$ cat flow/run.sh
#!/bin/bash
# the make line also repeats each setting of config.mk as NAME=value (left out here)
make -C /OpenROAD-flow-scripts/flow DESIGN_CONFIG=/design/flow/config.mk WORK_HOME=/design/flow/orfs CLKGATE_MAP_FILE= finish
$ cat flow/config.mk
export PLATFORM = sky130hd
export DESIGN_NAME = alu_top
export DESIGN_NICKNAME = alu_top
export VERILOG_FILES = /design/flow/design.v
export SDC_FILE = /design/flow/constraint.sdc
export NUM_CORES = 4
export LEC_CHECK = 0
export ABC_AREA = 0
export CAP_MARGIN = 35
export CORE_MARGIN = 2
export CORE_UTILIZATION = 72
export CTS_CLUSTER_DIAMETER = 373
export CTS_CLUSTER_SIZE = 15
export HOLD_SLACK_MARGIN = 0.26
export PLACE_DENSITY = 0.8
export SLEW_MARGIN = 20
export TNS_END_PERCENT = 5
$ cat flow/constraint.sdc
create_clock -name core_clock -period 13.1 [get_ports {clk}]
set_input_delay 2.6200 -clock core_clock [delete_from_list [all_inputs] [get_ports {clk}]]
set_output_delay 2.6200 -clock core_clock [all_outputs]
set_load 0.01 [all_outputs]
$ cat flow/design.v
module alu_top(clk, a, b, op, out, carry_out, over_flow, zero);
input clk;
input [31:0] a, b;
input [2:0] op;
output reg [31:0] out;
output reg carry_out, over_flow, zero;
reg [31:0] a_r, b_r;
reg [2:0] op_r;
wire [31:0] alu_out;
wire alu_carry_out, alu_over_flow, alu_zero;
ALU alu_core(a_r, b_r, op_r, alu_out, alu_carry_out, alu_over_flow, alu_zero);
always @(posedge clk) begin
	a_r <= a;
	b_r <= b;
	op_r <= op;
	out <= alu_out;
	carry_out <= alu_carry_out;
	over_flow <= alu_over_flow;
	zero <= alu_zero;
end
endmodule

module xorgate(a, b, out);
output[31:0] out;
input wire[31:0] a, b;
generate  
genvar index;
for (index = 0; index<32; index = index + 1)
	begin: xorgen
		xor xor1(out[index], a[index], b[index]);
	end
endgenerate
endmodule
module andgate(a, b, out);
output[31:0] out;
input[31:0] a, b;
generate  
genvar index;
for (index = 0; index<32; index = index + 1)
	begin: andgen
		and and1(out[index], a[index], b[index]);  
	end
endgenerate
endmodule
module orgate(a, b, out);
output[31:0] out;
input[31:0] a, b;
generate  
genvar index;
for (index = 0; index<32; index = index + 1)
	begin: orgen
		or or1(out[index], a[index], b[index]);
	end
endgenerate
endmodule
module adder(sum, carryout, a, b, carryin);
output sum, carryout;
input a, b, carryin;
xor sumbit(sum, a, b, carryin);
and bc(b_c, b, carryin);
and ac(a_c, a, carryin);
and ab(a_b, a, b);
or cout(carryout, b_c, a_c, a_b);
endmodule
module adder32Bit(addo, carryout, over_flow, A, B, carry_in);
output[31:0] addo;  
output carryout;  
output over_flow;  
input[31:0] A;  
input[31:0] B;  
input carry_in;
wire[31:0] carry_oarray;
adder adder_init (addo[0], carry_oarray[0], A[0], B[0], carry_in);
adder adder1 (addo[1], carry_oarray[1], A[1], B[1], carry_oarray[0]);
generate  
genvar index;
for (index = 2; index<32; index = index + 1)
	begin: add32b
	adder addergen (addo[index], carry_oarray[index], A[index], B[index], carry_oarray[index-1]);
	end
endgenerate
assign carryout = carry_oarray[31];
wire abxor, abcoutxor;
xor xor1(abxor, A[31], B[31]);
xor xor2(abcoutxor, carryout, abxor);
xor xor3(over_flow, addo[31], abcoutxor);
endmodule 
module slt(sum, overflow, slto);
input[31:0] sum;
input overflow;
output slto;
xor slt_xor(slto, sum[31], overflow);
endmodule
module structuralMultiplexer(out, mux_command, ando, oro, xoro, addo, slto);
output[31:0] out;
input[2:0] mux_command;  
input[31:0] ando;  
input[31:0] oro;  
input[31:0] xoro;  
input[31:0] addo;  
input slto;  
wire[2:0] inv_command;
wire[31:0] enableand, enableor, enablexor, enableadd;  
wire enableslt;  
not notCommand0(inv_command[0], mux_command[0]);  
not notCommand1(inv_command[1], mux_command[1]);
not notCommand2(inv_command[2], mux_command[2]);
and slt_and(enableslt, slto, inv_command[2], mux_command[1], inv_command[0]);
generate
genvar index;
for (index = 0; index<32; index = index + 1)
	begin: muxgen 
		and ando_and(enableand[index], ando[index], inv_command[2], mux_command[1], mux_command[0]);  
		and oro_and(enableor[index], oro[index], mux_command[2], inv_command[1], inv_command[0]);  
		and xoro_and(enablexor[index], xoro[index], inv_command[2], inv_command[1], mux_command[0]);  
		and addo_and(enableadd[index], addo[index], inv_command[2], inv_command[1], inv_command[0]);  
		or or1(out[index], enableand[index],  enableor[index], enablexor[index], enableadd[index], enableslt);  
	end
endgenerate
endmodule
module LUT(mux_command, a_inv, b_inv, carry_in, allow_overflow, addr);
output reg[2:0] mux_command;
output reg a_inv;
output reg b_inv;
output reg carry_in;
output reg allow_overflow;
input[2:0] addr;
always @ (addr) begin
	case(addr)
	3'd0: begin mux_command = 3'b000; a_inv = 0; b_inv = 0; carry_in = 0; allow_overflow = 1; end  
	3'd1: begin mux_command = 3'b000; a_inv = 0; b_inv = 1; carry_in = 1; allow_overflow = 1; end  
	3'd2: begin mux_command = 3'b001; a_inv = 0; b_inv = 0; carry_in = 0; allow_overflow = 1; end  
	3'd3: begin mux_command = 3'b010; a_inv = 0; b_inv = 1; carry_in = 1; allow_overflow = 0; end  
	3'd4: begin mux_command = 3'b011; a_inv = 0; b_inv = 0; carry_in = 0; allow_overflow = 1; end  
	3'd6: begin mux_command = 3'b011; a_inv = 1; b_inv = 1; carry_in = 0; allow_overflow = 1; end  
	3'd7: begin mux_command = 3'b100; a_inv = 0; b_inv = 0; carry_in = 0; allow_overflow = 1; end  
	3'd5: begin mux_command = 3'b100; a_inv = 1; b_inv = 1; carry_in = 0; allow_overflow = 1; end  
default: $display("Please check inputs");
endcase
end
endmodule
module ALU(a, b, addr, out, carry_out, over_flow, zero);
input[31:0] a, b;
input[2:0] addr;  
output[31:0] out;
output carry_out, over_flow, zero;
wire carry_in, b_inv;  
wire a_inv, allow_overflow;  
wire[2:0] mux_command;
wire[31:0] A, B;  
wire[31:0] addo, xoro, ando, oro;
wire slto;
LUT lookuptable(mux_command, a_inv, b_inv, carry_in, allow_overflow, addr);
generate
genvar index;
for (index = 0; index<32; index = index + 1)
	begin: abinv_gen
		xor a_invgen(A[index], a[index], a_inv);  
		xor b_invgen(B[index], b[index], b_inv);  
	end
endgenerate
andgate and_gate(A, B, ando);  
orgate or_gate(A, B, oro);  
xorgate xor_gate(A, B, xoro);  
adder32Bit add_gate(addo, carry_out, over_flow, A, B, carry_in);  
slt slt_gate(addo, over_flow, slto);
and allowoverflow_and(overflow, over_flow, allow_overflow);
structuralMultiplexer mux_structure(out, mux_command, ando, oro, xoro, addo, slto);
wire[31:0] equal;
generate  
genvar index1;
for (index1 = 0; index1 <32; index1 = index1+1)begin
                nor nor1(equal[index1], out[index1], 0);
end
endgenerate
and and1(zero, equal[0], equal[1], equal[2], equal[3],equal[4],equal[5],equal[6],equal[7],equal[8],equal[9],equal[10],equal[11],equal[12],equal[13],equal[14],equal[15],equal[16],equal[17],equal[18],equal[19],equal[20],equal[21],equal[22],equal[23],equal[24],equal[25],equal[26],equal[27],equal[28],equal[29],equal[30],equal[31]);
endmodule
==> impl_report.txt, run 1 <==
RUN METRICS
----------------------------------------------------
[Placement]
  Detailed placer's ending HPWL ........................ 12600 µm
  Setup Slack @ Placement ........................ -614 ps
  Weighted congestion at the end of routability-driven global placement ........................ 1.04
  Instance count after placement with tap cells included ........................ 831
  Count of input and output buffers ........................ 102

[GRT]
  Total GRT Usage ........................ 0.413
  Maximum number of pins on one net before global-route repair ........................ 66
  Aggregate global routing overflow ........................ 0
  Wire length of the first global-routing pass ........................ 28400 µm
  Initial antenna violation count ........................ 1
  Vias in the first global route ........................ 5720

[Floorplan]
  Io pins ........................ 103
  Share of the core filled by cells before placement ........................ 0.747
  Core Box Area ........................ 8260 µm²
  FP Rows ........................ 33
  Chip area ........................ 9320 µm²
  Die width ........................ 96.6 µm
  Die Span Y ........................ 96.6 µm

[Power and ir drop]
  Reported sequential group power ........................ 0.380 mW
  Maximum resistive drop on vdd ........................ 0.0976 mV
  Combinational share of power ........................ 0.493
  Switching power share of the total ........................ 0.392
  Power density of the placed cells ........................ 147 nW/µm²
  Power dissipated by switching net loads ........................ 0.442 mW
  Design internal power ........................ 0.686 mW
  P_leak ........................ 3.53 nW
  Clock-net power ........................ 0.192 mW
  Biggest power consumer among the groups ........................ combinational cells
  Sequential fraction of design power ........................ 0.337
  Final Total Pwr ........................ 1.13 mW
  Relative contribution of the clock network to total power ........................ 0.170
  Comb. pwr ........................ 0.557 mW

[Critical path]
  Slack of the worst reg-to-reg path ........................ -870 ps
  Max FO, Critical Path ........................ 5
  Cell depth of the worst setup path ........................ 42
  Worst R2R End ........................ zero$_DFF_P_
  Required arrival time at the worst endpoint ........................ 13420 ps
  Critical Setup Path Class ........................ reg2reg
  CP Capture Type ........................ register
  Cell seen most often among critical-path stages ........................ sky130_fd_sc_hd__fa_2
  Number of cell instances on the worst register-to-register path ........................ 42
  Slowest cell on the critical path ........................ sky130_fd_sc_hd__mux4_2
  Number of buffer and inverter stages on the critical path ........................ 4
  Arrival time at the worst endpoint ........................ 14290 ps
  Dominant delay contributor by cell family on the critical path ........................ adder cells
  Worst setup endpoint ........................ zero$_DFF_P_
  Crit Reg-Reg Startpoint ........................ alu_core.a_inv$_SDFF_PN0_
  Peak per-stage delay on the critical path ........................ 520 ps
  Worst setup startpoint ........................ alu_core.a_inv$_SDFF_PN0_
  Element type at the critical path start ........................ register

[Detailed routing]
  Detailed-route DRC error count ........................ 0
  Vias/cell ........................ 6.62
  Routed Antenna Nets ........................ 0
  Number of antenna cells inserted ........................ 0
  Vias post-DR ........................ 5609
  Routed wire length per instance ........................ 23.2 µm
  Starting DRT DRC Count ........................ 1041
  First drt pass iteration count ........................ 24
  Total detailed-routing wirelength ........................ 19600 µm

[Clock network]
  TritonCTS clock tree ........................ done
  Cts-stage hold buffer count ........................ 0
  Cell at the root of the clock tree ........................ sky130_fd_sc_hd__clkbuf_8
  Total clock buffers created by CTS ........................ 9
  H-tree level count ........................ 3
  Clock sink count ........................ 105
  Insertion Delay late pin ........................ 390 ps
  Clock-pin transition on the worst setup and hold timing paths ........................ 100 ps
  Clock buffer depth ........................ 2

[Yosys]
  Post-synthesis share of cell area spent on xor and xnor gates ........................ 0.0923
  Adder Share, Synth ........................ 0.241
  Number of flip-flops and latches in the synthesized netlist ........................ 105
  Share of async-settable or async-resettable flops after synthesis ........................ 0
  Total nets after synthesis ........................ 808
  Compound-Gate Fraction of Synth Area ........................ 0.115
  Count of instantiated cells in the yosys netlist ........................ 641
  Count of yosys warnings during synthesis ........................ 6
  Area of the synthesized netlist per yosys stat ........................ 6170 µm²
  Top cell type's share of synthesized area ........................ 0.341
  Total standard cell area after synthesis ........................ 6170 µm²
  Sequential element share of the synthesized area ........................ 0.341
  Post-synthesis cell type with the largest combined area ........................ sky130_fd_sc_hd__dfxtp_1
  Post-synth top cells ........................ 105 x sky130_fd_sc_hd__dfxtp_1, 78 x sky130_fd_sc_hd__inv_1, 66 x sky130_fd_sc_hd__ha_1
  Synthesized area per cell ........................ 9.62 µm²
  Dominant kind of combinational cell ........................ adder cells
  Mux contribution to synthesized area ........................ 0.0361
  Biggest area cells ........................ sky130_fd_sc_hd__dfxtp_1 34%, sky130_fd_sc_hd__ha_1 13%, sky130_fd_sc_hd__fa_1 11%
  Most used standard cell by instance count after synthesis ........................ sky130_fd_sc_hd__dfxtp_1
  Simple-gate share of the synthesized area ........................ 0.100
  Synth Flop Type ........................ sky130_fd_sc_hd__dfxtp_1
  Syn Inst Count ........................ 641
  Number of unique standard cell types used by synthesis ........................ 60
  Post-synth EDFFs ........................ 0

[Timing]
  Maximum frequency from static timing analysis ........................ 71.6 MHz
  Worst path setup slack after routing ........................ -871 ps
  Number of max-slew violations in the final report ........................ 0
  Hold Worst Slack ........................ 962 ps
  Max transition margin ........................ 0.369
  Period utilisation layout ........................ 1.07
  Setup repair after global routing missed its margin ........................ yes
  Shortest period the worst path allows ........................ 13970 ps
  Setup Skew ........................ 8.60 ps
  Fin Setup TNS ........................ -3540 ps
  Count of endpoints failing hold in the final timing report ........................ 0
  Slew of the pin with the lowest slew margin ........................ 946 ps
  Count of endpoints failing setup in the final report ........................ 15

[Outcome]
  Result of the run ........................ finished with violations
  Blocking Checks ........................ negative setup slack

[Cells and area]
  Final nets ........................ 905
  Relative area change from synthesis to final layout ........................ 24.3%
  Layout Cells excl Fill ........................ 847

[Hold path]
  Worst hold path endpoint ........................ out[13]$_DFF_P_
  Worst hold-check path type ........................ reg2reg
  Min-Delay Startpoint ........................ alu_core.mux_structure.mux_command[2]$_SDFF_PN0_
  Cell count of the worst hold path ........................ 2

[Run]
  Number of violations of the max-capacitance limit ........................ 0
  Tool warnings ........................ 64

----------------------------------------------------
metrics by stage:
| step | instance area [µm²] | utilization |
|---|---|---|
| 3_3_place_gp | 7400 | 0.897 |
| 6_report | 7670 | 0.928 |
| 4_1_cts | 7610 | 0.922 |
| 2_1_floorplan | 6300 | - |
| 5_1_grt | 7670 | 0.928 |
| 3_5_place_dp | 7400 | 0.897 |
what timing repair did:
item                       4_1_cts  5_1_grt
setup endpoints to repair       29       30
pin swaps                        0        1
setup buffers                    0        0
gates resized                   15       14
cell type report:
cell class | count | area, µm²
tap | 105 | 131
timing repair buffer | 124 | 1210
clock inverter | 6 | 48.8
inverter | 79 | 297
fill | 293 | 592
multi-input combinational | 419 | 3740
sequential | 105 | 2110
clock buffer | 9 | 124
metal layers:
metal / vias to the layer above / wire length (µm) / GRT usage
li1: 2280 / - / -
met3: 216 / 2650 / 0.126
met4: 0 / 1790 / 0.325
met1: 2540 / 6340 / 0.457
met5: - / 0 / 0
met2: 573 / 8870 / 0.660
==> run 2: changes to the inputs <==
- ABC_AREA: 0 -> not set
- CAP_MARGIN: 35 -> 20
- CORE_UTILIZATION: 72 -> 58
- CTS_CLUSTER_DIAMETER: 373 -> 58
- CTS_CLUSTER_SIZE: 15 -> not set
- HOLD_SLACK_MARGIN: 0.26 -> not set
- PLACE_DENSITY: 0.8 -> not set
- SETUP_SLACK_MARGIN: not set -> 2.15
- clock period: 13.1 -> 7.88 ns (I/O delays scaled with it)
==> impl_report.txt, run 2 <==
RUN METRICS
----------------------------------------------------
[Outcome]
  Result of the run ........................ finished with violations
  Blocking Checks ........................ negative setup slack

[Power and ir drop]
  Biggest power consumer among the groups ........................ combinational cells
  Maximum resistive drop on vdd ........................ 0.180 mV
  Sequential fraction of design power ........................ 0.330
  Clock-net power ........................ 0.369 mW
  Switching power share of the total ........................ 0.353
  Reported sequential group power ........................ 0.633 mW
  P_leak ........................ 3.84 nW
  Combinational share of power ........................ 0.477
  Design internal power ........................ 1.24 mW
  Final Total Pwr ........................ 1.92 mW
  Comb. pwr ........................ 0.913 mW
  Relative contribution of the clock network to total power ........................ 0.193
  Power density of the placed cells ........................ 234 nW/µm²
  Power dissipated by switching net loads ........................ 0.677 mW

[Timing]
  Slew of the pin with the lowest slew margin ........................ 884 ps
  Period utilisation layout ........................ 1.70
  Hold Worst Slack ........................ 918 ps
  Count of endpoints failing hold in the final timing report ........................ 0
  Setup repair after global routing missed its margin ........................ yes
  Max transition margin ........................ 0.410
  Shortest period the worst path allows ........................ 13360 ps
  Setup Skew ........................ 19.1 ps
  Worst path setup slack after routing ........................ -5480 ps
  Number of max-slew violations in the final report ........................ 0
  Count of endpoints failing setup in the final report ........................ 35
  Maximum frequency from static timing analysis ........................ 74.8 MHz

[Floorplan]
  Share of the core filled by cells before placement ........................ 0.598
  Io pins ........................ 103
  Die width ........................ 107 µm
  Die Span Y ........................ 107 µm
  Core Box Area ........................ 10300 µm²
  Chip area ........................ 11500 µm²
  FP Rows ........................ 37

[Cells and area]
  Final nets ........................ 969
  Relative area change from synthesis to final layout ........................ 32.8%

[Yosys]
  Share of async-settable or async-resettable flops after synthesis ........................ 0
  Post-synthesis cell type with the largest combined area ........................ sky130_fd_sc_hd__dfxtp_1
  Compound-Gate Fraction of Synth Area ........................ 0.115
  Top cell type's share of synthesized area ........................ 0.341
  Most used standard cell by instance count after synthesis ........................ sky130_fd_sc_hd__dfxtp_1
  Simple-gate share of the synthesized area ........................ 0.100
  Area of the synthesized netlist per yosys stat ........................ 6170 µm²
  Synth Flop Type ........................ sky130_fd_sc_hd__dfxtp_1
  Dominant kind of combinational cell ........................ adder cells
  Synthesized area per cell ........................ 9.62 µm²
  Sequential element share of the synthesized area ........................ 0.341
  Mux contribution to synthesized area ........................ 0.0361
  Total standard cell area after synthesis ........................ 6170 µm²
  Number of unique standard cell types used by synthesis ........................ 60
  Syn Inst Count ........................ 641
  Biggest area cells ........................ sky130_fd_sc_hd__dfxtp_1 34%, sky130_fd_sc_hd__ha_1 13%, sky130_fd_sc_hd__fa_1 11%
  Count of yosys warnings during synthesis ........................ 6
  Post-synth EDFFs ........................ 0
  Post-synth top cells ........................ 105 x sky130_fd_sc_hd__dfxtp_1, 78 x sky130_fd_sc_hd__inv_1, 66 x sky130_fd_sc_hd__ha_1
  Adder Share, Synth ........................ 0.241
  Post-synthesis share of cell area spent on xor and xnor gates ........................ 0.0923
  Count of instantiated cells in the yosys netlist ........................ 641
  Total nets after synthesis ........................ 808
  Number of flip-flops and latches in the synthesized netlist ........................ 105

[Detailed routing]
  Vias/cell ........................ 5.34
  Total detailed-routing wirelength ........................ 16300 µm
  Detailed-route DRC error count ........................ 0
  Starting DRT DRC Count ........................ 413
  Routed Antenna Nets ........................ 0
  First drt pass iteration count ........................ 5
  Vias post-DR ........................ 5035
  Routed wire length per instance ........................ 17.3 µm
  Number of antenna cells inserted ........................ 0

[Clock network]
  H-tree level count ........................ 3
  Total clock buffers created by CTS ........................ 9
  Clock-pin transition on the worst setup and hold timing paths ........................ 120 ps
  Clock sink count ........................ 105
  Cell at the root of the clock tree ........................ sky130_fd_sc_hd__clkbuf_8
  TritonCTS clock tree ........................ done
  Insertion Delay late pin ........................ 410 ps
  Cts-stage hold buffer count ........................ 0
  Clock buffer depth ........................ 2

[Hold path]
  Worst hold path endpoint ........................ out[13]$_DFF_P_
  Worst hold-check path type ........................ reg2reg
  Cell count of the worst hold path ........................ 2
  Min-Delay Startpoint ........................ alu_core.mux_structure.mux_command[2]$_SDFF_PN0_

[Critical path]
  Max FO, Critical Path ........................ 5
  Cell seen most often among critical-path stages ........................ sky130_fd_sc_hd__fa_2
  Worst R2R End ........................ zero$_DFF_P_
  Dominant delay contributor by cell family on the critical path ........................ adder cells
  Number of buffer and inverter stages on the critical path ........................ 4
  Worst setup startpoint ........................ alu_core.b_inv$_DFF_P_
  Worst setup endpoint ........................ zero$_DFF_P_
  CP Capture Type ........................ register
  Slack of the worst reg-to-reg path ........................ -5480 ps
  Peak per-stage delay on the critical path ........................ 410 ps
  Critical Setup Path Class ........................ reg2reg
  Arrival time at the worst endpoint ........................ 13710 ps
  Required arrival time at the worst endpoint ........................ 8230 ps
  Cell depth of the worst setup path ........................ 43
  Number of cell instances on the worst register-to-register path ........................ 43
  Crit Reg-Reg Startpoint ........................ alu_core.b_inv$_DFF_P_
  Element type at the critical path start ........................ register
  Slowest cell on the critical path ........................ sky130_fd_sc_hd__fa_2

[GRT]
  Wire length of the first global-routing pass ........................ 26000 µm
  Vias in the first global route ........................ 5059
  Total GRT Usage ........................ 0.304
  Aggregate global routing overflow ........................ 0
  Initial antenna violation count ........................ 0
  Maximum number of pins on one net before global-route repair ........................ 66

[Placement]
  Count of input and output buffers ........................ 102
  Weighted congestion at the end of routability-driven global placement ........................ 0.895
  Detailed placer's ending HPWL ........................ 12300 µm

[Run]
  Number of violations of the max-capacitance limit ........................ 0
  Tool warnings ........................ 65

----------------------------------------------------
==> run 2: final cells by class <==
class / count / area (µm²)
tap: 136 / 170
sequential: 105 / 2110
timing repair buffer: 188 / 1670
multi-input combinational: 419 / 3730
clock inverter: 6 / 81.3
clock buffer: 10 / 138
fill: 690 / 2130
inverter: 79 / 297
==> run 2: routing by layer <==
layer,routed length (µm),vias up,track usage
met3,1030,37,0.0578
met4,478,0,0.121
met2,7940,209,0.500
met1,6840,2383,0.395
li1,-,2406,-
met5,0,-,0
==> run 2: what timing repair did <==
item / 4_1_cts / 5_1_grt
resized: 10 / 7
setup buffers: 3 / 0
pin swaps: 1 / 2
endpoints found under the setup margin: 35 / 35
==> run 2: metrics by stage <==
step / cell area (µm²) / std cells / setup TNS, ps / utilization / worst slack, ps
after floorplan: 6310 / 641 / -161030 / - / -5040
final: 8190 / 943 / -174420 / 0.794 / -5480
after global routing: 8190 / 943 / -185800 / 0.794 / -5870
after detailed placement: 7910 / 924 / -173750 / 0.766 / -5520
after CTS: 8180 / 943 / -172690 / 0.793 / -5430
after global placement: 7910 / 924 / -166810 / 0.766 / -5270
==> run 3: changes to the inputs <==
- ABC_AREA: not set -> 1
- CORE_ASPECT_RATIO: not set -> 0.71
- CORE_UTILIZATION: 58 -> 66
- CTS_CLUSTER_DIAMETER: 58 -> 375
- CTS_CLUSTER_SIZE: not set -> 99
- HOLD_SLACK_MARGIN: not set -> 0.29
- SETUP_SLACK_MARGIN: 2.15 -> not set
- TNS_END_PERCENT: 5 -> not set
==> impl_report.txt, run 3 <==
RUN METRICS
----------------------------------------------------
[Yosys]
  Synthesized area per cell ........................ 8.64 µm²
  Post-synth EDFFs ........................ 0
  Biggest area cells ........................ sky130_fd_sc_hd__dfxtp_1 35%, sky130_fd_sc_hd__ha_1 14%, sky130_fd_sc_hd__fa_1 11%
  Adder Share, Synth ........................ 0.249
  Top cell type's share of synthesized area ........................ 0.353
  Post-synthesis share of cell area spent on xor and xnor gates ........................ 0.0955
  Simple-gate share of the synthesized area ........................ 0.164
  Share of async-settable or async-resettable flops after synthesis ........................ 0
  Sequential element share of the synthesized area ........................ 0.353
  Total nets after synthesis ........................ 857
  Count of instantiated cells in the yosys netlist ........................ 690
  Number of flip-flops and latches in the synthesized netlist ........................ 105
  Compound-Gate Fraction of Synth Area ........................ 0.0470
  Syn Inst Count ........................ 690
  Total standard cell area after synthesis ........................ 5960 µm²
  Number of unique standard cell types used by synthesis ........................ 28
  Area of the synthesized netlist per yosys stat ........................ 5960 µm²
  Count of yosys warnings during synthesis ........................ 6
  Post-synth top cells ........................ 128 x sky130_fd_sc_hd__nand2_1, 105 x sky130_fd_sc_hd__dfxtp_1, 97 x sky130_fd_sc_hd__inv_1
  Dominant kind of combinational cell ........................ adder cells
  Most used standard cell by instance count after synthesis ........................ sky130_fd_sc_hd__nand2_1
  Synth Flop Type ........................ sky130_fd_sc_hd__dfxtp_1
  Mux contribution to synthesized area ........................ 0
  Post-synthesis cell type with the largest combined area ........................ sky130_fd_sc_hd__dfxtp_1

[Critical path]
  Slack of the worst reg-to-reg path ........................ -5210 ps
  Required arrival time at the worst endpoint ........................ 8180 ps
  Worst setup startpoint ........................ b_r[0]$_DFF_P_
  Number of buffer and inverter stages on the critical path ........................ 4
  Max FO, Critical Path ........................ 9
  Cell depth of the worst setup path ........................ 45
  Crit Reg-Reg Startpoint ........................ b_r[0]$_DFF_P_
  CP Capture Type ........................ register
  Number of cell instances on the worst register-to-register path ........................ 45
  Worst R2R End ........................ zero$_DFF_P_
  Arrival time at the worst endpoint ........................ 13390 ps
  Dominant delay contributor by cell family on the critical path ........................ adder cells
  Cell seen most often among critical-path stages ........................ sky130_fd_sc_hd__fa_2
  Element type at the critical path start ........................ register
  Critical Setup Path Class ........................ reg2reg
  Worst setup endpoint ........................ zero$_DFF_P_
  Peak per-stage delay on the critical path ........................ 420 ps
  Slowest cell on the critical path ........................ sky130_fd_sc_hd__fa_2

[Clock network]
  Insertion Delay late pin ........................ 370 ps
  TritonCTS clock tree ........................ done
  H-tree level count ........................ 3
  Total clock buffers created by CTS ........................ 9
  Clock sink count ........................ 105
  Cell at the root of the clock tree ........................ sky130_fd_sc_hd__clkbuf_16
  Clock-pin transition on the worst setup and hold timing paths ........................ 70 ps
  Cts-stage hold buffer count ........................ 0
  Clock buffer depth ........................ 2

[Detailed routing]
  Starting DRT DRC Count ........................ 926
  Vias post-DR ........................ 5828
  Detailed-route DRC error count ........................ 0
  Vias/cell ........................ 6.05
  Total detailed-routing wirelength ........................ 21400 µm
  Routed wire length per instance ........................ 22.3 µm
  Routed Antenna Nets ........................ 0
  First drt pass iteration count ........................ 7

[Power and ir drop]
  Sequential fraction of design power ........................ 0.299
  Maximum resistive drop on vdd ........................ 0.155 mV
  Biggest power consumer among the groups ........................ combinational cells
  Clock-net power ........................ 0.516 mW
  Comb. pwr ........................ 0.984 mW
  Power density of the placed cells ........................ 263 nW/µm²
  Switching power share of the total ........................ 0.359
  Relative contribution of the clock network to total power ........................ 0.241
  Design internal power ........................ 1.37 mW
  P_leak ........................ 3.84 nW
  Reported sequential group power ........................ 0.641 mW
  Combinational share of power ........................ 0.460
  Power dissipated by switching net loads ........................ 0.769 mW

[Timing]
  Setup repair after global routing missed its margin ........................ yes
  Worst path setup slack after routing ........................ -5210 ps
  Max transition margin ........................ 0.371
  Hold Worst Slack ........................ 882 ps
  Fin Setup TNS ........................ -167050 ps
  Slew of the pin with the lowest slew margin ........................ 942 ps
  Count of endpoints failing setup in the final report ........................ 35
  Period utilisation layout ........................ 1.66
  Count of endpoints failing hold in the final timing report ........................ 0
  Setup Skew ........................ 14.2 ps
  Number of max-slew violations in the final report ........................ 0
  Shortest period the worst path allows ........................ 13090 ps
  Maximum frequency from static timing analysis ........................ 76.4 MHz

[Cells and area]
  Post-layout instance area ........................ 8150 µm²
  Relative area change from synthesis to final layout ........................ 36.7%
  Fin util ........................ 0.920
  Fill cell total of the finished layout ........................ 341
  Final nets ........................ 1002

[GRT]
  Total GRT Usage ........................ 0.383
  Aggregate global routing overflow ........................ 0
  Maximum number of pins on one net before global-route repair ........................ 41
  Vias in the first global route ........................ 5550
  Initial antenna violation count ........................ 2
  Wire length of the first global-routing pass ........................ 27900 µm

[Hold path]
  Cell count of the worst hold path ........................ 4
  Worst hold-check path type ........................ reg2reg
  Worst hold path endpoint ........................ out[14]$_DFF_P_
  Min-Delay Startpoint ........................ alu_core.mux_structure.mux_command[1]$_DFF_P_

[Floorplan]
  Die Span Y ........................ 84.1 µm
  Share of the core filled by cells before placement ........................ 0.673
  Die width ........................ 117 µm
  FP Rows ........................ 29
  Core Box Area ........................ 8850 µm²
  Io pins ........................ 103
  Chip area ........................ 9810 µm²

[Placement]
  Instance area after placement ........................ 7520 µm²
  Detailed placer's ending HPWL ........................ 11500 µm
  Setup Slack @ Placement ........................ -4860 ps
  Count of input and output buffers ........................ 102
  Weighted congestion at the end of routability-driven global placement ........................ 0.954

[Outcome]
  Blocking Checks ........................ negative setup slack
  Result of the run ........................ finished with violations

[Run]
  Number of violations of the max-capacitance limit ........................ 0
  Tool warnings ........................ 65

----------------------------------------------------
[run 3: routing by layer]
| layer | vias to the layer above | global-route usage | share of wire |
|---|---|---|---|
| met2 | 565 | 0.609 | 0.43 |
| met1 | 2673 | 0.471 | 0.34 |
| li1 | 2375 | - | - |
| met5 | - | 0 | 0.00061 |
| met4 | 2 | 0.204 | 0.087 |
| met3 | 213 | 0.104 | 0.14 |
[run 3: final cells by class]
| type | instances | area [µm²] | area share |
|---|---|---|---|
| Tap cell | 124 | 155 | 0.0190 |
| Inverter | 101 | 379 | 0.0465 |
| Clock inverter | 3 | 90.1 | 0.0111 |
| Clock buffer | 11 | 243 | 0.0298 |
| Antenna cell | 1 | 2.50 | 0.000307 |
| Sequential cell | 105 | 2110 | 0.259 |
| Multi-Input combinational cell | 454 | 3600 | 0.442 |
| Timing Repair Buffer | 164 | 1570 | 0.192 |
[run 3: repair_timing]
action / 4_1_cts / 5_1_grt
resized: 13 / 55
endpoints found under the setup margin: 35 / 35
setup buffers: 5 / 8
hold endpoints to repair: 0 / 0
pin swaps: 2 / 9
[run 3: through the flow]
stage | cells | total power, mW
6_report | 963 | 2.14
5_1_grt | 962 | 2.22
4_1_cts | 958 | 1.97
3_5_place_dp | 939 | 1.42
3_3_place_gp | 939 | 1.39
2_1_floorplan | 690 | 1.09
==> run 4: changes to the inputs <==
- ABC_AREA: 1 -> not set
- CORE_ASPECT_RATIO: 0.71 -> not set
- CORE_UTILIZATION: 66 -> 72
- CTS_CLUSTER_DIAMETER: 375 -> 100
- CTS_CLUSTER_SIZE: 99 -> 14
- HOLD_SLACK_MARGIN: 0.29 -> not set
- PLACE_DENSITY_LB_ADDON: not set -> 0.29
- SETUP_SLACK_MARGIN: not set -> 1.0
- clock period: 7.88 -> 7.16 ns (I/O delays scaled with it)
==> impl_report.txt, run 4 <==
IMPLEMENTATION SUMMARY REPORT
----------------------------------------------------
[Yosys]
  Sequential element share of the synthesized area ........................ 0.341
  Post-synth EDFFs ........................ 0
  Share of async-settable or async-resettable flops after synthesis ........................ 0
  Number of unique standard cell types used by synthesis ........................ 60
  Count of yosys warnings during synthesis ........................ 6
  Dominant kind of combinational cell ........................ adder cells
  Post-synthesis share of cell area spent on xor and xnor gates ........................ 0.0923
  Top cell type's share of synthesized area ........................ 0.341
  Count of instantiated cells in the yosys netlist ........................ 641
  Synthesized area per cell ........................ 9.62 µm²
  Compound-Gate Fraction of Synth Area ........................ 0.115
  Syn Inst Count ........................ 641
  Post-synth top cells ........................ 105 x sky130_fd_sc_hd__dfxtp_1, 78 x sky130_fd_sc_hd__inv_1, 66 x sky130_fd_sc_hd__ha_1
  Biggest area cells ........................ sky130_fd_sc_hd__dfxtp_1 34%, sky130_fd_sc_hd__ha_1 13%, sky130_fd_sc_hd__fa_1 11%
  Post-synthesis cell type with the largest combined area ........................ sky130_fd_sc_hd__dfxtp_1
  Total standard cell area after synthesis ........................ 6170 µm²
  Area of the synthesized netlist per yosys stat ........................ 6170 µm²
  Adder Share, Synth ........................ 0.241
  Number of flip-flops and latches in the synthesized netlist ........................ 105
  Mux contribution to synthesized area ........................ 0.0361
  Total nets after synthesis ........................ 808
  Synth Flop Type ........................ sky130_fd_sc_hd__dfxtp_1
  Simple-gate share of the synthesized area ........................ 0.100
  Most used standard cell by instance count after synthesis ........................ sky130_fd_sc_hd__dfxtp_1

[Outcome]
  First error ........................ [ERROR DPL-0038] Utilization greater than 100%, impossible to legalize
  Stopping stage ........................ clock tree synthesis
  Result of the run ........................ stopped before the end

[Floorplan]
  Die width ........................ 96.6 µm
  Die Span Y ........................ 96.6 µm
  Share of the core filled by cells before placement ........................ 0.747
  Io pins ........................ 103
  Chip area ........................ 9320 µm²
  FP Rows ........................ 33
  Core Box Area ........................ 8260 µm²

[Placement]
  Count of input and output buffers ........................ 102
  Detailed placer's ending HPWL ........................ 16200 µm
  Weighted congestion at the end of routability-driven global placement ........................ 0.975
  Setup Slack @ Placement ........................ -6410 ps

----------------------------------------------------
[run 4: metrics by stage]
| stage | area [µm²] | cells | hold WS (ps) | TNS [ps] | power (mW) |
|---|---|---|---|---|---|
| after detailed placement | 7910 | 893 | 888 | -203080 | 1.75 |
| after global placement | 7910 | 893 | 872 | -185890 | 1.64 |
| after floorplan | 6370 | 641 | 657 | -184470 | 1.25 |
==> run 5: changes to the inputs <==
- CORE_ASPECT_RATIO: not set -> 0.5
- CORE_MARGIN: 2 -> 5
- CORE_UTILIZATION: 72 -> 58
- CTS_CLUSTER_DIAMETER: 100 -> 305
- CTS_CLUSTER_SIZE: 14 -> 96
- HOLD_SLACK_MARGIN: not set -> 0.29
- PLACE_DENSITY_LB_ADDON: 0.29 -> 0.08
- SETUP_SLACK_MARGIN: 1.0 -> not set
- TNS_END_PERCENT: not set -> 10
- clock period: 7.16 -> 14.5 ns (I/O delays scaled with it)
==> impl_report.txt, run 5 <==
RUN METRICS
----------------------------------------------------
[GRT]
  Maximum number of pins on one net before global-route repair ........................ 66
  Total GRT Usage ........................ 0.257
  Vias in the first global route ........................ 4825
  Initial antenna violation count ........................ 0
  Aggregate global routing overflow ........................ 0
  Wire length of the first global-routing pass ........................ 25800 µm

[Yosys]
  Post-synthesis share of cell area spent on xor and xnor gates ........................ 0.0923
  Total standard cell area after synthesis ........................ 6170 µm²
  Compound-Gate Fraction of Synth Area ........................ 0.115
  Top cell type's share of synthesized area ........................ 0.341
  Area of the synthesized netlist per yosys stat ........................ 6170 µm²
  Post-synth EDFFs ........................ 0
  Post-synthesis cell type with the largest combined area ........................ sky130_fd_sc_hd__dfxtp_1
  Number of unique standard cell types used by synthesis ........................ 60
  Count of instantiated cells in the yosys netlist ........................ 641
  Dominant kind of combinational cell ........................ adder cells
  Syn Inst Count ........................ 641
  Synth Flop Type ........................ sky130_fd_sc_hd__dfxtp_1
  Mux contribution to synthesized area ........................ 0.0361
  Adder Share, Synth ........................ 0.241
  Share of async-settable or async-resettable flops after synthesis ........................ 0
  Post-synth top cells ........................ 105 x sky130_fd_sc_hd__dfxtp_1, 78 x sky130_fd_sc_hd__inv_1, 66 x sky130_fd_sc_hd__ha_1
  Number of flip-flops and latches in the synthesized netlist ........................ 105
  Biggest area cells ........................ sky130_fd_sc_hd__dfxtp_1 34%, sky130_fd_sc_hd__ha_1 13%, sky130_fd_sc_hd__fa_1 11%
  Count of yosys warnings during synthesis ........................ 6
  Total nets after synthesis ........................ 808
  Simple-gate share of the synthesized area ........................ 0.100
  Synthesized area per cell ........................ 9.62 µm²
  Sequential element share of the synthesized area ........................ 0.341
  Most used standard cell by instance count after synthesis ........................ sky130_fd_sc_hd__dfxtp_1

[Hold path]
  Worst hold-check path type ........................ reg2reg
  Worst hold path endpoint ........................ out[9]$_DFF_P_
  Min-Delay Startpoint ........................ a_r[9]$_DFF_P_
  Cell count of the worst hold path ........................ 6

[Timing]
  Slew of the pin with the lowest slew margin ........................ 711 ps
  Max transition margin ........................ 0.526
  Count of endpoints failing hold in the final timing report ........................ 0
  Hold Worst Slack ........................ 891 ps
  Maximum frequency from static timing analysis ........................ 71.0 MHz
  Shortest period the worst path allows ........................ 14090 ps
  Period utilisation layout ........................ 0.971
  Setup Skew ........................ 9.47 ps
  Number of max-slew violations in the final report ........................ 0
  Count of endpoints failing setup in the final report ........................ 0

[Critical path]
  Number of buffer and inverter stages on the critical path ........................ 4
  Dominant delay contributor by cell family on the critical path ........................ adder cells
  Worst setup startpoint ........................ alu_core.a_inv$_SDFF_PN0_
  Arrival time at the worst endpoint ........................ 14380 ps
  Cell depth of the worst setup path ........................ 42
  Cell seen most often among critical-path stages ........................ sky130_fd_sc_hd__fa_2
  Required arrival time at the worst endpoint ........................ 14800 ps
  Number of cell instances on the worst register-to-register path ........................ 42
  Worst setup endpoint ........................ zero$_DFF_P_
  Worst R2R End ........................ zero$_DFF_P_
  Slowest cell on the critical path ........................ sky130_fd_sc_hd__mux4_2
  Element type at the critical path start ........................ register
  Crit Reg-Reg Startpoint ........................ alu_core.a_inv$_SDFF_PN0_
  Peak per-stage delay on the critical path ........................ 490 ps
  Critical Setup Path Class ........................ reg2reg
  Max FO, Critical Path ........................ 7
  Slack of the worst reg-to-reg path ........................ 410 ps
  CP Capture Type ........................ register

[Power and ir drop]
  Final Total Pwr ........................ 1.05 mW
  Biggest power consumer among the groups ........................ combinational cells
  Power dissipated by switching net loads ........................ 0.368 mW
  Relative contribution of the clock network to total power ........................ 0.227
  Switching power share of the total ........................ 0.352
  Clock-net power ........................ 0.238 mW
  Maximum resistive drop on vdd ........................ 0.0761 mV
  Sequential fraction of design power ........................ 0.328
  Power density of the placed cells ........................ 134 nW/µm²
  Reported sequential group power ........................ 0.344 mW
  P_leak ........................ 3.60 nW
  Combinational share of power ........................ 0.445
  Comb. pwr ........................ 0.466 mW
  Design internal power ........................ 0.679 mW

[Placement]
  Detailed placer's ending HPWL ........................ 12700 µm
  Instance area after placement ........................ 7460 µm²
  Count of input and output buffers ........................ 102
  Weighted congestion at the end of routability-driven global placement ........................ 0.980

[Cells and area]
  Post-layout instance area ........................ 7840 µm²
  Seq. cell area ........................ 2110 µm²
  Fill cell total of the finished layout ........................ 721
  Relative area change from synthesis to final layout ........................ 27.1%
  Logic cell area ........................ 3740 µm²
  Final nets ........................ 910

[Detailed routing]
  Number of antenna cells inserted ........................ 0
  Total detailed-routing wirelength ........................ 16600 µm
  Detailed-route DRC error count ........................ 0
  Routed Antenna Nets ........................ 0
  Starting DRT DRC Count ........................ 502
  First drt pass iteration count ........................ 8
  Top layer in use ........................ met4
  Routed wire length per instance ........................ 18.7 µm
  Met2 wirelength from detailed routing ........................ 6900 µm
  Met1 layer wirelength in the final routing ........................ 7520 µm
  Routed length on met3 ........................ 2000 µm
  Vias/cell ........................ 5.49
  Vias post-DR ........................ 4873

[Clock network]
  Clock-pin transition on the worst setup and hold timing paths ........................ 70 ps
  Clock buffer depth ........................ 2
  Cts-stage hold buffer count ........................ 0
  H-tree level count ........................ 3
  Insertion Delay late pin ........................ 360 ps
  TritonCTS clock tree ........................ done
  Total clock buffers created by CTS ........................ 9
  Clock sink count ........................ 105
  Cell at the root of the clock tree ........................ sky130_fd_sc_hd__clkbuf_16

[Outcome]
  Result of the run ........................ timing/DRC/antenna clean

[Floorplan]
  Chip area ........................ 12900 µm²
  Share of the core filled by cells before placement ........................ 0.600
  Die width ........................ 156 µm
  FP Rows ........................ 26
  Core Box Area ........................ 10300 µm²
  Io pins ........................ 103
  Die Span Y ........................ 82.9 µm

[Run]
  Tool warnings ........................ 60
  Number of violations of the max-capacitance limit ........................ 0

----------------------------------------------------
-- run 5: cell type report --
cell class / count / share of cell area
clock inverter: 4 / 0.00447
clock buffer: 12 / 0.0327
inverter: 79 / 0.0378
sequential: 105 / 0.269
multi-input combinational: 419 / 0.477
tap: 140 / 0.0223
timing repair buffer: 129 / 0.156
-- run 5: per-layer routing --
| layer | track usage | up-vias |
|---|---|---|
| li1 | - | 2290 |
| met5 | 0 | - |
| met3 | 0.0903 | 26 |
| met2 | 0.377 | 261 |
| met1 | 0.366 | 2296 |
| met4 | 0.0492 | 0 |
-- run 5: metrics by stage --
stage                util  setup slack (ps)  TNS, ps  cells
floorplan               -              1.74        0    641
global placement    0.725              -112     -112    871
detailed placement  0.725              -347     -750    871
CTS                 0.755              45.4        0    887
global route        0.763             -10.1    -10.1    888
finish              0.763               414        0    888
-- run 5: repair_timing --
action,4_1_cts,5_1_grt
resized,7,21
endpoints found under the setup margin,10,10
setup buffers,0,1
pin swaps,0,4
==> run 6: changes to the inputs <==
- ABC_AREA: not set -> 1
- CORE_ASPECT_RATIO: 0.5 -> not set
- CORE_MARGIN: 5 -> 2
- CORE_UTILIZATION: 58 -> 72
- CTS_CLUSTER_DIAMETER: 305 -> 380
- CTS_CLUSTER_SIZE: 96 -> 16
- HOLD_SLACK_MARGIN: 0.29 -> not set
- MAX_ROUTING_LAYER: not set -> met4
- PLACE_DENSITY_LB_ADDON: 0.08 -> 0.2
- SETUP_SLACK_MARGIN: not set -> 2.35
- TNS_END_PERCENT: 10 -> not set
- clock period: 14.5 -> 7.88 ns (I/O delays scaled with it)
==> impl_report.txt, run 6 <==
IMPLEMENTATION SUMMARY REPORT
----------------------------------------------------
[Yosys]
  Count of yosys warnings during synthesis ........................ 6
  Count of instantiated cells in the yosys netlist ........................ 690
  Total standard cell area after synthesis ........................ 5960 µm²
  Simple-gate share of the synthesized area ........................ 0.164
  Biggest area cells ........................ sky130_fd_sc_hd__dfxtp_1 35%, sky130_fd_sc_hd__ha_1 14%, sky130_fd_sc_hd__fa_1 11%
  Adder Share, Synth ........................ 0.249
  Top cell type's share of synthesized area ........................ 0.353
  Compound-Gate Fraction of Synth Area ........................ 0.0470
  Most used standard cell by instance count after synthesis ........................ sky130_fd_sc_hd__nand2_1
  Share of async-settable or async-resettable flops after synthesis ........................ 0
  Sequential element share of the synthesized area ........................ 0.353
  Syn Inst Count ........................ 690
  Post-synth top cells ........................ 128 x sky130_fd_sc_hd__nand2_1, 105 x sky130_fd_sc_hd__dfxtp_1, 97 x sky130_fd_sc_hd__inv_1
  Mux contribution to synthesized area ........................ 0
  Dominant kind of combinational cell ........................ adder cells
  Post-synthesis share of cell area spent on xor and xnor gates ........................ 0.0955
  Synthesized area per cell ........................ 8.64 µm²
  Synth Flop Type ........................ sky130_fd_sc_hd__dfxtp_1
  Number of flip-flops and latches in the synthesized netlist ........................ 105
  Post-synth EDFFs ........................ 0
  Post-synthesis cell type with the largest combined area ........................ sky130_fd_sc_hd__dfxtp_1
  Total nets after synthesis ........................ 857
  Number of unique standard cell types used by synthesis ........................ 28
  Area of the synthesized netlist per yosys stat ........................ 5960 µm²

[Placement]
  Setup Slack @ Placement ........................ -4910 ps
  Weighted congestion at the end of routability-driven global placement ........................ 0.919
  Detailed placer's ending HPWL ........................ 12800 µm
  Count of input and output buffers ........................ 102

[Outcome]
  First error ........................ [ERROR GRT-0116] Global routing finished with congestion. Check the congestion regions in the DRC Viewer.
  Stopping stage ........................ global routing
  Result of the run ........................ stopped before the end

[Clock network]
  Clock sink count ........................ 105
  Cell at the root of the clock tree ........................ sky130_fd_sc_hd__clkbuf_8
  Total clock buffers created by CTS ........................ 9
  Clock buffer depth ........................ 2
  H-tree level count ........................ 3
  Cts-stage hold buffer count ........................ 0

[Floorplan]
  Share of the core filled by cells before placement ........................ 0.733
  Die width ........................ 95.0 µm
  Io pins ........................ 103
  Core Box Area ........................ 8130 µm²
  Die Span Y ........................ 95.0 µm
  FP Rows ........................ 33
  Chip area ........................ 9020 µm²

[GRT]
  Aggregate global routing overflow ........................ 2
  Total GRT Usage ........................ 0.732

----------------------------------------------------
## run 6: what timing repair did
| item | 4_1_cts |
|---|---|
| pin swaps | 4 |
| setup endpoints to repair | 35 |
| resized | 40 |
| buffers inserted | 14 |
## run 6: stage by stage
step / instances / power (mW) / instance area, µm² / setup TNS, ps / hold WS, ps
2_1_floorplan: 690 / 1.09 / 6140 / -146230 / 666
3_3_place_gp: 916 / 1.37 / 7470 / -151190 / 760
3_5_place_dp: 916 / 1.44 / 7470 / -158480 / 772
4_1_cts: 946 / 1.91 / 7930 / -165190 / 817
## run 6: routing by layer
metal	overflow	global-route usage
met5	-	-
met4	1	0.709
met3	0	0.554
met2	1	0.895
met1	0	0.714
==> run 7: changes to the inputs <==
- CAP_MARGIN: 20 -> 0
- CORE_ASPECT_RATIO: not set -> 1.2
- CTS_CLUSTER_DIAMETER: 380 -> 218
- CTS_CLUSTER_SIZE: 16 -> 72
- MAX_ROUTING_LAYER: met4 -> not set
- PLACE_DENSITY_LB_ADDON: 0.2 -> 0.1
- SETUP_SLACK_MARGIN: 2.35 -> -0.72
- clock period: 7.88 -> 12.3 ns (I/O delays scaled with it)
==> impl_report.txt, run 7 <==
IMPLEMENTATION SUMMARY REPORT
----------------------------------------------------
[Yosys]
  Total nets after synthesis ........................ 857
  Sequential element share of the synthesized area ........................ 0.353
  Count of yosys warnings during synthesis ........................ 6
  Post-synth top cells ........................ 128 x sky130_fd_sc_hd__nand2_1, 105 x sky130_fd_sc_hd__dfxtp_1, 97 x sky130_fd_sc_hd__inv_1
  Mux contribution to synthesized area ........................ 0
  Adder Share, Synth ........................ 0.249
  Number of unique standard cell types used by synthesis ........................ 28
  Post-synth EDFFs ........................ 0
  Number of flip-flops and latches in the synthesized netlist ........................ 105
  Synthesized area per cell ........................ 8.64 µm²
  Post-synthesis share of cell area spent on xor and xnor gates ........................ 0.0955
  Count of instantiated cells in the yosys netlist ........................ 690
  Compound-Gate Fraction of Synth Area ........................ 0.0470
  Top cell type's share of synthesized area ........................ 0.353
  Syn Inst Count ........................ 690
  Synth Flop Type ........................ sky130_fd_sc_hd__dfxtp_1
  Share of async-settable or async-resettable flops after synthesis ........................ 0
  Total standard cell area after synthesis ........................ 5960 µm²
  Area of the synthesized netlist per yosys stat ........................ 5960 µm²
  Post-synthesis cell type with the largest combined area ........................ sky130_fd_sc_hd__dfxtp_1
  Biggest area cells ........................ sky130_fd_sc_hd__dfxtp_1 35%, sky130_fd_sc_hd__ha_1 14%, sky130_fd_sc_hd__fa_1 11%
  Most used standard cell by instance count after synthesis ........................ sky130_fd_sc_hd__nand2_1
  Simple-gate share of the synthesized area ........................ 0.164
  Dominant kind of combinational cell ........................ adder cells

[Floorplan]
  Die Span Y ........................ 104 µm
  Io pins ........................ 103
  Die width ........................ 87.0 µm
  Core Box Area ........................ 8060 µm²
  Share of the core filled by cells before placement ........................ 0.739
  Chip area ........................ 9020 µm²
  FP Rows ........................ 36

[Clock network]
  H-tree level count ........................ 3
  Total clock buffers created by CTS ........................ 9
  Clock buffer depth ........................ 2
  Cell at the root of the clock tree ........................ sky130_fd_sc_hd__clkbuf_8
  Clock sink count ........................ 105

[Outcome]
  Result of the run ........................ stopped before the end
  First error ........................ [ERROR GRT-0232] Routing congestion too high. Check the congestion heatmap in the GUI.
  Stopping stage ........................ global routing

[Placement]
  Detailed placer's ending HPWL ........................ 12500 µm
  Weighted congestion at the end of routability-driven global placement ........................ 0.889
  Count of input and output buffers ........................ 102
  Setup Slack @ Placement ........................ -1200 ps

[GRT]
  Total GRT Usage ........................ 0.927
  Aggregate global routing overflow ........................ 521

----------------------------------------------------
[run 7: repair_timing]
action                     in CTS
setup endpoints to repair      34
gates cloned                    1
pin swaps                      50
resized                        25
hold buffers                    0
buffers inserted               19
[run 7: per-layer routing]
metal  global-route usage  GRT overflow
met4                 1.07           164
met2                 1.14           351
met5               0.0848             0
met1                0.872             2
met3                0.700             4
[run 7: per-stage QoR]
step / area (µm²) / cells
2_1_floorplan: 6110 / 690
3_3_place_gp: 7320 / 891
3_5_place_dp: 7320 / 891
4_1_cts: 7730 / 921
==> run 8: changes to the inputs <==
- ABC_AREA: 1 -> 0
- CAP_MARGIN: 0 -> 10
- CELL_PAD_IN_SITES_DETAIL_PLACEMENT: not set -> 0
- CELL_PAD_IN_SITES_GLOBAL_PLACEMENT: not set -> 0
- CORE_ASPECT_RATIO: 1.2 -> 0.99
- CORE_MARGIN: 2 -> 8
- CTS_CLUSTER_DIAMETER: 218 -> 397
- CTS_CLUSTER_SIZE: 72 -> 20
- GPL_ROUTABILITY_DRIVEN: not set -> 0
- MAX_ROUTING_LAYER: not set -> met4
- PLACE_DENSITY: not set -> 0.67
- PLACE_DENSITY_LB_ADDON: 0.1 -> not set
- SETUP_SLACK_MARGIN: -0.72 -> -0.81
- TNS_END_PERCENT: not set -> 50
- clock period: 12.3 -> 8.92 ns (I/O delays scaled with it)
==> impl_report.txt, run 8 <==
IMPLEMENTATION SUMMARY REPORT
----------------------------------------------------
[Floorplan]
  Die width ........................ 109 µm
  Core Box Area ........................ 8300 µm²
  Share of the core filled by cells before placement ........................ 0.743
  FP Rows ........................ 33
  Io pins ........................ 103
  Die Span Y ........................ 108 µm
  Chip area ........................ 11800 µm²

[Yosys]
  Count of instantiated cells in the yosys netlist ........................ 641
  Synth Flop Type ........................ sky130_fd_sc_hd__dfxtp_1
  Most used standard cell by instance count after synthesis ........................ sky130_fd_sc_hd__dfxtp_1
  Post-synth top cells ........................ 105 x sky130_fd_sc_hd__dfxtp_1, 78 x sky130_fd_sc_hd__inv_1, 66 x sky130_fd_sc_hd__ha_1
  Biggest area cells ........................ sky130_fd_sc_hd__dfxtp_1 34%, sky130_fd_sc_hd__ha_1 13%, sky130_fd_sc_hd__fa_1 11%
  Compound-Gate Fraction of Synth Area ........................ 0.115
  Dominant kind of combinational cell ........................ adder cells
  Count of yosys warnings during synthesis ........................ 6
  Top cell type's share of synthesized area ........................ 0.341
  Number of flip-flops and latches in the synthesized netlist ........................ 105
  Share of async-settable or async-resettable flops after synthesis ........................ 0
  Post-synthesis share of cell area spent on xor and xnor gates ........................ 0.0923
  Post-synthesis cell type with the largest combined area ........................ sky130_fd_sc_hd__dfxtp_1
  Total standard cell area after synthesis ........................ 6170 µm²
  Post-synth EDFFs ........................ 0
  Synthesized area per cell ........................ 9.62 µm²
  Mux contribution to synthesized area ........................ 0.0361
  Adder Share, Synth ........................ 0.241
  Area of the synthesized netlist per yosys stat ........................ 6170 µm²
  Simple-gate share of the synthesized area ........................ 0.100
  Number of unique standard cell types used by synthesis ........................ 60
  Total nets after synthesis ........................ 808
  Sequential element share of the synthesized area ........................ 0.341
  Syn Inst Count ........................ 641

[Outcome]
  Stopping stage ........................ clock tree synthesis
  Result of the run ........................ stopped before the end
  First error ........................ [ERROR DPL-0033] detailed placement checks failed during check placement.

[Placement]
  Detailed placer's ending HPWL ........................ 16000 µm
  Count of input and output buffers ........................ 102
  Instance count after placement with tap cells included ........................ 875

----------------------------------------------------
-- run 8: metrics by stage --
stage                      util  setup slack (ps)  instance area, µm²  hold WS (ps)
after global placement    0.935             -4060                7760           884
after detailed placement  0.935             -4730                7760           913
after floorplan               -             -3990                6350           657
==> run 9: changes to the inputs <==
- CAP_MARGIN: 10 -> 20
- CELL_PAD_IN_SITES_DETAIL_PLACEMENT: 0 -> not set
- CELL_PAD_IN_SITES_GLOBAL_PLACEMENT: 0 -> not set
- CORE_ASPECT_RATIO: 0.99 -> not set
- CORE_MARGIN: 8 -> 2
- CTS_CLUSTER_DIAMETER: 397 -> not set
- CTS_CLUSTER_SIZE: 20 -> 99
- GPL_ROUTABILITY_DRIVEN: 0 -> not set
- MAX_ROUTING_LAYER: met4 -> not set
- PLACE_DENSITY: 0.67 -> not set
- SETUP_SLACK_MARGIN: -0.81 -> not set
- TNS_END_PERCENT: 50 -> not set
- clock period: 8.92 -> 11.7 ns (I/O delays scaled with it)
==> impl_report.txt, run 9 <==
IMPLEMENTATION SUMMARY REPORT
----------------------------------------------------
[Floorplan]
  Chip area ........................ 9320 µm²
  Core Box Area ........................ 8260 µm²
  Io pins ........................ 103
  FP Rows ........................ 33
  Die Span Y ........................ 96.6 µm
  Share of the core filled by cells before placement ........................ 0.747
  Die width ........................ 96.6 µm

[Clock network]
  Total clock buffers created by CTS ........................ 9
  Cell at the root of the clock tree ........................ sky130_fd_sc_hd__clkbuf_8
  H-tree level count ........................ 3
  Clock sink count ........................ 105
  Clock buffer depth ........................ 2
  Cts-stage hold buffer count ........................ 0

[Yosys]
  Count of instantiated cells in the yosys netlist ........................ 641
  Top cell type's share of synthesized area ........................ 0.341
  Post-synthesis share of cell area spent on xor and xnor gates ........................ 0.0923
  Most used standard cell by instance count after synthesis ........................ sky130_fd_sc_hd__dfxtp_1
  Post-synthesis cell type with the largest combined area ........................ sky130_fd_sc_hd__dfxtp_1
  Mux contribution to synthesized area ........................ 0.0361
  Number of flip-flops and latches in the synthesized netlist ........................ 105
  Post-synth top cells ........................ 105 x sky130_fd_sc_hd__dfxtp_1, 78 x sky130_fd_sc_hd__inv_1, 66 x sky130_fd_sc_hd__ha_1
  Dominant kind of combinational cell ........................ adder cells
  Biggest area cells ........................ sky130_fd_sc_hd__dfxtp_1 34%, sky130_fd_sc_hd__ha_1 13%, sky130_fd_sc_hd__fa_1 11%
  Simple-gate share of the synthesized area ........................ 0.100
  Total nets after synthesis ........................ 808
  Total standard cell area after synthesis ........................ 6170 µm²
  Count of yosys warnings during synthesis ........................ 6
  Share of async-settable or async-resettable flops after synthesis ........................ 0
  Post-synth EDFFs ........................ 0
  Adder Share, Synth ........................ 0.241
  Synthesized area per cell ........................ 9.62 µm²
  Syn Inst Count ........................ 641
  Area of the synthesized netlist per yosys stat ........................ 6170 µm²
  Synth Flop Type ........................ sky130_fd_sc_hd__dfxtp_1
  Compound-Gate Fraction of Synth Area ........................ 0.115
  Number of unique standard cell types used by synthesis ........................ 60
  Sequential element share of the synthesized area ........................ 0.341

[GRT]
  Total GRT Usage ........................ 0.685
  Aggregate global routing overflow ........................ 13

[Placement]
  Detailed placer's ending HPWL ........................ 13700 µm
  Instance area after placement ........................ 7600 µm²
  Weighted congestion at the end of routability-driven global placement ........................ 1.05
  Instance count after placement with tap cells included ........................ 852
  Count of input and output buffers ........................ 102
  Setup Slack @ Placement ........................ -1770 ps

[Outcome]
  Result of the run ........................ stopped before the end
  Stopping stage ........................ global routing
  First error ........................ [ERROR GRT-0116] Global routing finished with congestion. Check the congestion regions in the DRC Viewer.

----------------------------------------------------
-- run 9: per-layer routing --
metal | track usage | overflow
met1 | 0.704 | 0
met2 | 0.863 | 9
met3 | 0.494 | 0
met4 | 0.676 | 4
met5 | 0.131 | 0
-- run 9: repair_timing --
item                       4_1_cts
resized                         18
pin swaps                        5
setup buffers                    9
setup endpoints to repair       35
==> run 10: changes to the inputs <==
- ABC_AREA: 0 -> 1
- CAP_MARGIN: 20 -> 10
- CELL_PAD_IN_SITES_DETAIL_PLACEMENT: not set -> 1
- CORE_ASPECT_RATIO: not set -> 0.78
- CORE_UTILIZATION: 72 -> 40
- CTS_CLUSTER_SIZE: 99 -> not set
- GPL_TIMING_DRIVEN: not set -> 0
- HOLD_SLACK_MARGIN: not set -> 0.18
- PLACE_DENSITY_LB_ADDON: not set -> 0.16
- SLEW_MARGIN: 20 -> 25
- TNS_END_PERCENT: not set -> 95
- clock period: 11.7 -> 14.5 ns (I/O delays scaled with it)
==> impl_report.txt, run 10 <==
RUN METRICS
----------------------------------------------------
[Outcome]
  Result of the run ........................ timing/DRC/antenna clean

[Power and ir drop]
  Biggest power consumer among the groups ........................ combinational cells
  Power dissipated by switching net loads ........................ 0.358 mW
  Design internal power ........................ 0.664 mW
  P_leak ........................ 3.67 nW
  Combinational share of power ........................ 0.424
  Power density of the placed cells ........................ 131 nW/µm²
  Relative contribution of the clock network to total power ........................ 0.239
  Clock-net power ........................ 0.244 mW
  Sequential fraction of design power ........................ 0.337
  Comb. pwr ........................ 0.433 mW
  Maximum resistive drop on vdd ........................ 0.0646 mV
  Switching power share of the total ........................ 0.350
  Reported sequential group power ........................ 0.345 mW

[Yosys]
  Post-synth EDFFs ........................ 0
  Post-synthesis share of cell area spent on xor and xnor gates ........................ 0.0955
  Number of unique standard cell types used by synthesis ........................ 28
  Synthesized area per cell ........................ 8.64 µm²
  Share of async-settable or async-resettable flops after synthesis ........................ 0
  Simple-gate share of the synthesized area ........................ 0.164
  Count of instantiated cells in the yosys netlist ........................ 690
  Synth Flop Type ........................ sky130_fd_sc_hd__dfxtp_1
  Dominant kind of combinational cell ........................ adder cells
  Post-synth top cells ........................ 128 x sky130_fd_sc_hd__nand2_1, 105 x sky130_fd_sc_hd__dfxtp_1, 97 x sky130_fd_sc_hd__inv_1
  Adder Share, Synth ........................ 0.249
  Sequential element share of the synthesized area ........................ 0.353
  Most used standard cell by instance count after synthesis ........................ sky130_fd_sc_hd__nand2_1
  Count of yosys warnings during synthesis ........................ 6
  Compound-Gate Fraction of Synth Area ........................ 0.0470
  Total standard cell area after synthesis ........................ 5960 µm²
  Top cell type's share of synthesized area ........................ 0.353
  Post-synthesis cell type with the largest combined area ........................ sky130_fd_sc_hd__dfxtp_1
  Syn Inst Count ........................ 690
  Biggest area cells ........................ sky130_fd_sc_hd__dfxtp_1 35%, sky130_fd_sc_hd__ha_1 14%, sky130_fd_sc_hd__fa_1 11%
  Number of flip-flops and latches in the synthesized netlist ........................ 105
  Mux contribution to synthesized area ........................ 0
  Area of the synthesized netlist per yosys stat ........................ 5960 µm²
  Total nets after synthesis ........................ 857

[GRT]
  Maximum number of pins on one net before global-route repair ........................ 18
  Aggregate global routing overflow ........................ 0
  Met3 Use GR ........................ 0.0508
  Wire length of the first global-routing pass ........................ 28500 µm
  Met2 Resource Use GR ........................ 0.412
  Grt met1 use ........................ 0.301
  Total GRT Usage ........................ 0.242
  Vias in the first global route ........................ 5391
  Busiest layer in global routing ........................ met2
  Initial antenna violation count ........................ 0

[Hold path]
  Cell count of the worst hold path ........................ 3
  Worst hold path endpoint ........................ carry_out$_DFF_P_
  Worst hold-check path type ........................ reg2reg
  Min-Delay Startpoint ........................ a_r[31]$_DFF_P_

[Clock network]
  Clock buffer depth ........................ 2
  Cell at the root of the clock tree ........................ sky130_fd_sc_hd__clkbuf_16
  TritonCTS clock tree ........................ done
  Total clock buffers created by CTS ........................ 9
  Insertion Delay late pin ........................ 360 ps
  H-tree level count ........................ 3
  Clock sink count ........................ 105
  Clock-pin transition on the worst setup and hold timing paths ........................ 70 ps

[Detailed routing]
  Total detailed-routing wirelength ........................ 18500 µm
  Number of antenna cells inserted ........................ 0
  Detailed-route DRC error count ........................ 0
  Vias/cell ........................ 4.92
  Starting DRT DRC Count ........................ 268
  Vias post-DR ........................ 4918
  First drt pass iteration count ........................ 4
  Routed wire length per instance ........................ 18.5 µm
  Routed Antenna Nets ........................ 0

[Critical path]
  Slowest cell on the critical path ........................ sky130_fd_sc_hd__fa_2
  Worst R2R End ........................ zero$_DFF_P_
  Max FO, Critical Path ........................ 10
  Peak per-stage delay on the critical path ........................ 450 ps
  Crit Reg-Reg Startpoint ........................ alu_core.b_inv$_DFF_P_
  Cell seen most often among critical-path stages ........................ sky130_fd_sc_hd__fa_2
  Worst setup startpoint ........................ alu_core.b_inv$_DFF_P_
  Element type at the critical path start ........................ register
  Cell depth of the worst setup path ........................ 45
  Slack of the worst reg-to-reg path ........................ 200 ps
  Dominant delay contributor by cell family on the critical path ........................ adder cells
  Worst setup endpoint ........................ zero$_DFF_P_
  Critical Setup Path Class ........................ reg2reg
  Number of buffer and inverter stages on the critical path ........................ 5
  Arrival time at the worst endpoint ........................ 14590 ps
  CP Capture Type ........................ register
  Number of cell instances on the worst register-to-register path ........................ 45
  Required arrival time at the worst endpoint ........................ 14790 ps

[Floorplan]
  Chip area ........................ 15900 µm²
  Io pins ........................ 103
  Die width ........................ 142 µm
  FP Rows ........................ 39
  Die Span Y ........................ 112 µm
  Share of the core filled by cells before placement ........................ 0.408
  Core Box Area ........................ 14600 µm²

[Cells and area]
  Relative area change from synthesis to final layout ........................ 31.1%
  Post-layout instance area ........................ 7810 µm²
  Fill cell total of the finished layout ........................ 1723
  Final nets ........................ 978

[Timing]
  Shortest period the worst path allows ........................ 14300 ps
  Maximum frequency from static timing analysis ........................ 70.0 MHz
  Count of endpoints failing hold in the final timing report ........................ 0
  Fin Setup TNS ........................ 0 ps
  Count of endpoints failing setup in the final report ........................ 0
  Setup Skew ........................ 5.66 ps
  Slew of the pin with the lowest slew margin ........................ 571 ps
  Max transition margin ........................ 0.619
  Number of max-slew violations in the final report ........................ 0
  Period utilisation layout ........................ 0.986

[Placement]
  Instance area after placement ........................ 7270 µm²
  Count of input and output buffers ........................ 102
  Detailed placer's ending HPWL ........................ 14100 µm
  Weighted congestion at the end of routability-driven global placement ........................ 0.851

[Run]
  Tool warnings ........................ 60
  Number of violations of the max-capacitance limit ........................ 0

----------------------------------------------------
-- run 10: through the flow --
stage	util	hold WS [ps]	power (mW)	cells	setup WS, ps
after floorplan	-	667	0.584	690	35.5
after detailed placement	0.498	773	0.757	976	-1840
after CTS	0.530	780	1.02	996	8.49
final	0.535	772	1.02	1000	205
after global routing	0.535	830	1.09	1000	-25.6
after global placement	0.498	743	0.728	976	-1600
-- run 10: layer usage --
layer  up-vias  routed length [µm]
li1       2328                   -
met1      2415                7930
met2       142                9090
met3        33                1040
met4         0                 474
met5         -                   0
-- run 10: final cells by class --
class                           count  area, µm²  share of cell area
Multi-Input combinational cell    454       3470               0.444
Sequential cell                   105       2110               0.270
Timing Repair Buffer              111       1130               0.144
Inverter                          101        379              0.0485
Tap cell                          184        230              0.0295
Clock buffer                        9        225              0.0288
Buffer                             29        208              0.0266
Clock inverter                      7       70.1             0.00897
-- run 10: timing repair --
item                                    4_1_cts  5_1_grt
endpoints found under the setup margin       35       11
resized                                      35       16
pin swaps                                    15       36
hold buffers                                  0        0
endpoints found under the hold margin         0        0
cloned                                        1        0
setup buffers                                 4        4
Power figures rest on the tool's default switching activity, not on a simulated workload.
